==> job 790: inputs <==
==> flow/design.v <==
module cfg_count_stat  #(
    parameter DATA_WIDTH = 1 
)(
    input                     clk,
    input                     rstn,
    input                     rd_count_mode,      
    input                     sample_mode,        
    input                     rd,
    input    [DATA_WIDTH-1:0] data_in,
    input                     data_in_vld,
    input                     wr,                 
    input    [31:0]           wr_data,
    output  reg [31:0]        data_out 
);
reg [31:0] data_tmp;
reg  data_in_r;
always @ (posedge clk)
begin
    if (!rstn)
        data_in_r <= 0;
    else
        data_in_r <= data_in;
end
always @ (posedge clk)
begin
    if (!rstn)
        data_out <= 0;
    else if(rd)begin
        if (sample_mode)
            if (data_in_vld)
                data_out <= data_tmp + data_in;
            else
                data_out <= data_tmp;
        else
            data_out <= data_tmp ;
    end
end
always @ (posedge clk)
begin
    if (!rstn)
        data_tmp <= 0;
    else if (wr)
        data_tmp <= wr_data;
    else if(data_in_vld)begin
        case ({rd,rd_count_mode,sample_mode})
        3'b000: data_tmp <= data_tmp + (data_in && !data_in_r);
        3'b001: data_tmp <= data_tmp + data_in;
        3'b010: data_tmp <= data_tmp + (data_in && !data_in_r);
        3'b011: data_tmp <= data_tmp + data_in;
        3'b100: data_tmp <= 0; 
        3'b101: data_tmp <= 0;
        3'b110: data_tmp <= data_tmp + (data_in && !data_in_r);
        3'b111: data_tmp <= data_tmp + data_in;
        endcase
    end
    else if (rd && !rd_count_mode) begin
        data_tmp <= 0;
    end
end
endmodule
module cfg#(
    parameter ADDR_WIDTH = 32,
    parameter DATA_WIDTH = 32
)(
    input                             clk          ,
    input                             rstn         ,
    input        [ADDR_WIDTH - 1 : 0] addr         ,
    input        [DATA_WIDTH - 1 : 0] wdata        ,
    output  reg  [DATA_WIDTH - 1 : 0] rdata        ,
    output  reg                       rdata_vld    ,
    input                             wr           ,
    input                             rd           ,
    output  reg  [DATA_WIDTH - 1 : 0] addr_0_2     ,
    output  reg  [DATA_WIDTH - 1 : 0] addr_0_3     ,
    output  reg  [DATA_WIDTH - 1 : 0] addr_0_4     ,
    output  reg  [DATA_WIDTH - 1 : 0] addr_1_0     ,
    output  reg  [DATA_WIDTH - 1 : 0] addr_1_1     ,
    output  reg  [DATA_WIDTH - 1 : 0] addr_1_2     ,
    output  reg  [DATA_WIDTH - 1 : 0] addr_1_3     ,
    output  reg  [DATA_WIDTH - 1 : 0] addr_1_4     ,
    input        [DATA_WIDTH - 1 : 0] addr_2_0     ,
    input        [DATA_WIDTH - 1 : 0] addr_2_1     ,
    input        [DATA_WIDTH - 1 : 0] addr_2_2     ,
    input        [DATA_WIDTH - 1 : 0] addr_2_3      
);
localparam  RD_COUNT_MODE_0   = 6'h0  ;   
localparam  SAMPLE_MODE_0   = 6'h1  ;   
localparam  ADDR_0_2   = 6'h2  ;   
localparam  ADDR_0_3   = 6'h3  ;   
localparam  ADDR_0_4   = 6'h4  ;   
localparam  ADDR_1_0   = 6'h10  ;   
localparam  ADDR_1_1   = 6'h11  ;   
localparam  ADDR_1_2   = 6'h12  ;   
localparam  ADDR_1_3   = 6'h13  ;   
localparam  ADDR_1_4   = 6'h14  ;   
localparam  ADDR_2_0   = 6'h20  ;   
localparam  ADDR_2_1   = 6'h21  ;   
localparam  ADDR_2_2   = 6'h22  ;   
localparam  ADDR_2_3   = 6'h23  ;   
reg rd_count_mode;
reg sample_mode;
reg rdata_vld_r ;
reg rd_r;
reg [31:0]  addr_r;
reg [DATA_WIDTH - 1 : 0] addr_2_3_cnt;      
always @ (posedge clk)
begin
    rd_r <= rd ;
    addr_r   <= addr ;
end
always @ (posedge clk)
begin
    rdata_vld_r <= rd ;
    rdata_vld   <= rdata_vld_r ;
end
always @ (posedge clk)
begin
    if (!rstn)begin
        rd_count_mode  <= 1'h0 ;
        sample_mode  <= 1'h0 ;
        addr_0_2  <= 32'h0 ;
        addr_0_3  <= 32'h0 ;
        addr_0_4  <= 32'h0 ;
        addr_1_0  <= 32'h0 ;
        addr_1_1  <= 32'h0 ;
        addr_1_2  <= 32'h0 ;
        addr_1_3  <= 32'h0 ;
        addr_1_4  <= 32'h0 ;
    end
    else if (wr) begin
        case (addr[5:0])
            RD_COUNT_MODE_0 :
                rd_count_mode <= wdata[0] ;
            SAMPLE_MODE_0 :
                sample_mode <= wdata[0] ;
            ADDR_0_2 :
                addr_0_2 <= wdata ;
            ADDR_0_3 :
                addr_0_3 <= wdata ;
            ADDR_0_4 :
                addr_0_4 <= wdata ;
            ADDR_1_0 :
                addr_1_0 <= wdata ;
            ADDR_1_1 :
                addr_1_1 <= wdata ;
            ADDR_1_2 :
                addr_1_2 <= wdata ;
            ADDR_1_3 :
                addr_1_3 <= wdata ;
            ADDR_1_4 :
                addr_1_4 <= wdata ;
        endcase
    end
end
always @ (posedge clk)
begin
    if (!rstn) begin
        rdata <= 32'b0;
    end
    else if (rd_r) begin
        case (addr_r[5:0])
            RD_COUNT_MODE_0:
                rdata <= {31'b0,rd_count_mode};
            SAMPLE_MODE_0:
                rdata <= {31'b0,sample_mode};
            ADDR_0_2:
                rdata <= addr_0_2;
            ADDR_0_3:
                rdata <= addr_0_3;
            ADDR_0_4:
                rdata <= addr_0_4;
            ADDR_1_0:
                rdata <= addr_1_0;
            ADDR_1_1:
                rdata <= addr_1_1;
            ADDR_1_2:
                rdata <= addr_1_2;
            ADDR_1_3:
                rdata <= addr_1_3;
            ADDR_1_4:
                rdata <= addr_1_4;
            ADDR_2_0:
                rdata <= addr_2_0;
            ADDR_2_1:
                rdata <= addr_2_1;
            ADDR_2_2:
                rdata <= addr_2_2;
            ADDR_2_3:
                rdata <= addr_2_3_cnt;
            default :
                rdata <= 32'hf0f0f0f0;
        endcase
    end
end
wire addr_2_3_rd;
assign addr_2_3_rd = (addr[5:0] == ADDR_2_3 ) ? rd : 1'b0;
cfg_count_stat  addr_2_3_stat(
    .clk(clk),
    .rstn(rstn),
    .rd_count_mode(rd_count_mode),
    .sample_mode(sample_mode),
    .rd(addr_2_3_rd),
    .data_in(addr_2_3[0]),
    .data_in_vld(1'b1),
    .wr(wr && (addr[5:0] == ADDR_2_3)),
    .wr_data(wdata),
    .data_out(addr_2_3_cnt) 
);
endmodule
module cfg_test#(
    parameter DATA_WIDTH = 32
)(
    input clk,
    input rstn,
    input        [DATA_WIDTH - 1 : 0] in_0_2     ,
    input        [DATA_WIDTH - 1 : 0] in_0_3     ,
    input        [DATA_WIDTH - 1 : 0] in_0_4     ,
    input        [DATA_WIDTH - 1 : 0] in_1_0     ,
    input        [DATA_WIDTH - 1 : 0] in_1_1     ,
    input        [DATA_WIDTH - 1 : 0] in_1_2     ,
    input        [DATA_WIDTH - 1 : 0] in_1_3     ,
    input        [DATA_WIDTH - 1 : 0] in_1_4     ,
    output       [DATA_WIDTH - 1 : 0] out_2_0     ,
    output       [DATA_WIDTH - 1 : 0] out_2_1     ,
    output       [DATA_WIDTH - 1 : 0] out_2_2     ,
    output       [DATA_WIDTH - 1 : 0] out_2_3      
);
reg [18:0] cnt;
reg [31:0] reg_0_2;
reg [31:0] reg_2_0;
assign out_2_1 = 1'b1;
assign out_2_2 = 1'b0;
assign out_2_0 = reg_2_0;
always @ (posedge clk)
begin
    if (!rstn)
        reg_0_2 <= 0;
    else
        reg_0_2 <= in_0_2;
end
always @ (posedge clk)
begin
    if (!rstn)
        reg_2_0 <= 0;
    else
        reg_2_0 <= reg_0_2 + 1;
end
always @ (posedge clk)
begin
    if (!rstn)
        cnt <= 0;
    else 
        cnt <= cnt +1;
end
assign out_2_3 = (cnt <100) ? 1'b0 :1'b1;
endmodule
module cfg_test_top(
    input clk ,
    input rstn ,
    input        [32 - 1 : 0] addr         ,
    input        [32 - 1 : 0] wdata        ,
    output       [32 - 1 : 0] rdata        ,
    output                    rdata_vld    ,
    input                     wr           ,
    input                     rd            
);
wire [31:0] in_0_2   ;
wire [31:0] in_0_3   ;
wire [31:0] in_0_4   ;
wire [31:0] in_1_0   ;
wire [31:0] in_1_1   ;
wire [31:0] in_1_2   ;
wire [31:0] in_1_3   ;
wire [31:0] in_1_4   ;
wire [31:0] out_2_0  ;
wire [31:0] out_2_1  ;
wire [31:0] out_2_2  ;
wire [31:0] out_2_3  ;
cfg_test cfg_test_u0(
    .clk        ( clk       ),
    .rstn       ( rstn      ),
    .in_0_2     ( in_0_2    ),
    .in_0_3     ( in_0_3    ),
    .in_0_4     ( in_0_4    ),
    .in_1_0     ( in_1_0    ),
    .in_1_1     ( in_1_1    ),
    .in_1_2     ( in_1_2    ),
    .in_1_3     ( in_1_3    ),
    .in_1_4     ( in_1_4    ),
    .out_2_0    ( out_2_0   ),
    .out_2_1    ( out_2_1   ),
    .out_2_2    ( out_2_2   ),
    .out_2_3    ( out_2_3   )  
);
cfg cfg_u0(
    .clk          (clk         ),
    .rstn         (rstn        ),
    .addr         (addr        ),
    .wdata        (wdata       ),
    .rdata        (rdata       ),
    .rdata_vld    (rdata_vld   ),
    .wr           (wr          ),
    .rd           (rd          ),
    .addr_0_2     (in_0_2     ),
    .addr_0_3     (in_0_3     ),
    .addr_0_4     (in_0_4     ),
    .addr_1_0     (in_1_0     ),
    .addr_1_1     (in_1_1     ),
    .addr_1_2     (in_1_2     ),
    .addr_1_3     (in_1_3     ),
    .addr_1_4     (in_1_4     ),
    .addr_2_0     (out_2_0    ),
    .addr_2_1     (out_2_1    ),
    .addr_2_2     (out_2_2    ),
    .addr_2_3     (out_2_3    ) 
);
endmodule
==> flow/run.sh <==
#!/bin/bash
# the make line also repeats each setting of config.mk as NAME=value (left out here)
make -C /OpenROAD-flow-scripts/flow DESIGN_CONFIG=/design/flow/config.mk WORK_HOME=/design/flow/orfs CLKGATE_MAP_FILE= finish
==> flow/config.mk <==
export PLATFORM = sky130hd
export DESIGN_NAME = cfg_test_top
export DESIGN_NICKNAME = cfg_test_top
export VERILOG_FILES = /design/flow/design.v
export SDC_FILE = /design/flow/constraint.sdc
export NUM_CORES = 4
export LEC_CHECK = 0
export ABC_AREA = 1
export CAP_MARGIN = 20
export CORE_MARGIN = 2
export CORE_UTILIZATION = 70
export CTS_CLUSTER_DIAMETER = 222
export SLEW_MARGIN = 20
==> flow/constraint.sdc <==
create_clock -name core_clock -period 1.99 [get_ports {clk}]
set_input_delay 0.3980 -clock core_clock [delete_from_list [all_inputs] [get_ports {clk}]]
set_output_delay 0.3980 -clock core_clock [all_outputs]
set_load 0.01 [all_outputs]
==> job 9427: changes against job 790 <==
- ABC_AREA: 1 -> not set
- CELL_PAD_IN_SITES_DETAIL_PLACEMENT: not set -> 1
- CORE_UTILIZATION: 70 -> 40
- CTS_CLUSTER_DIAMETER: 222 -> 331
- GPL_ROUTABILITY_DRIVEN: not set -> 0
- SETUP_SLACK_MARGIN: not set -> 1.09
==> flow/constraint.sdc (replaced) <==
create_clock -name core_clock -period 5.0 [get_ports {clk}]
set_input_delay 1.0000 -clock core_clock [delete_from_list [all_inputs] [get_ports {clk}]]
set_output_delay 1.0000 -clock core_clock [all_outputs]
set_load 0.01 [all_outputs]
==> out/metrics.yaml <==
hold_start: "rstn"
synthSimpleGateAreaFrac: 0.276
yosys.area_share.aoi: 0.176
so_faults: "setup timing"
fin_ws_ns: -0.405
gp_congestion: 0.982
synth_nets: 3115
status: "failed layout checks"
dr_wl_met2_mm: 33.1
setup_violations: 58
avgSynthCellArea_um2: 6.73
That was job 790.
==> out/metrics.yaml <==
status: "no timing/DRC/antenna violations"
dr_wl_met2_mm: 34.3
synthSimpleGateAreaFrac: 0.243
path_class: "reg2reg"
min_period_over_period: 0.643
hold_start: "cfg_u0.addr_1_2[2]"
leakagePower_nw: 7.02
fin_ws_ns: 1.78
yosysTopAreaCell: "dfxtp_1"
yosys.area_share.aoi: 0.194
avgSynthCellArea_um2: 8.08
timing.final.crit_period_ns: 3.22
synth_nets: 2426
antenna_found_initial: 0
setup_violations: 0
That was job 9427.
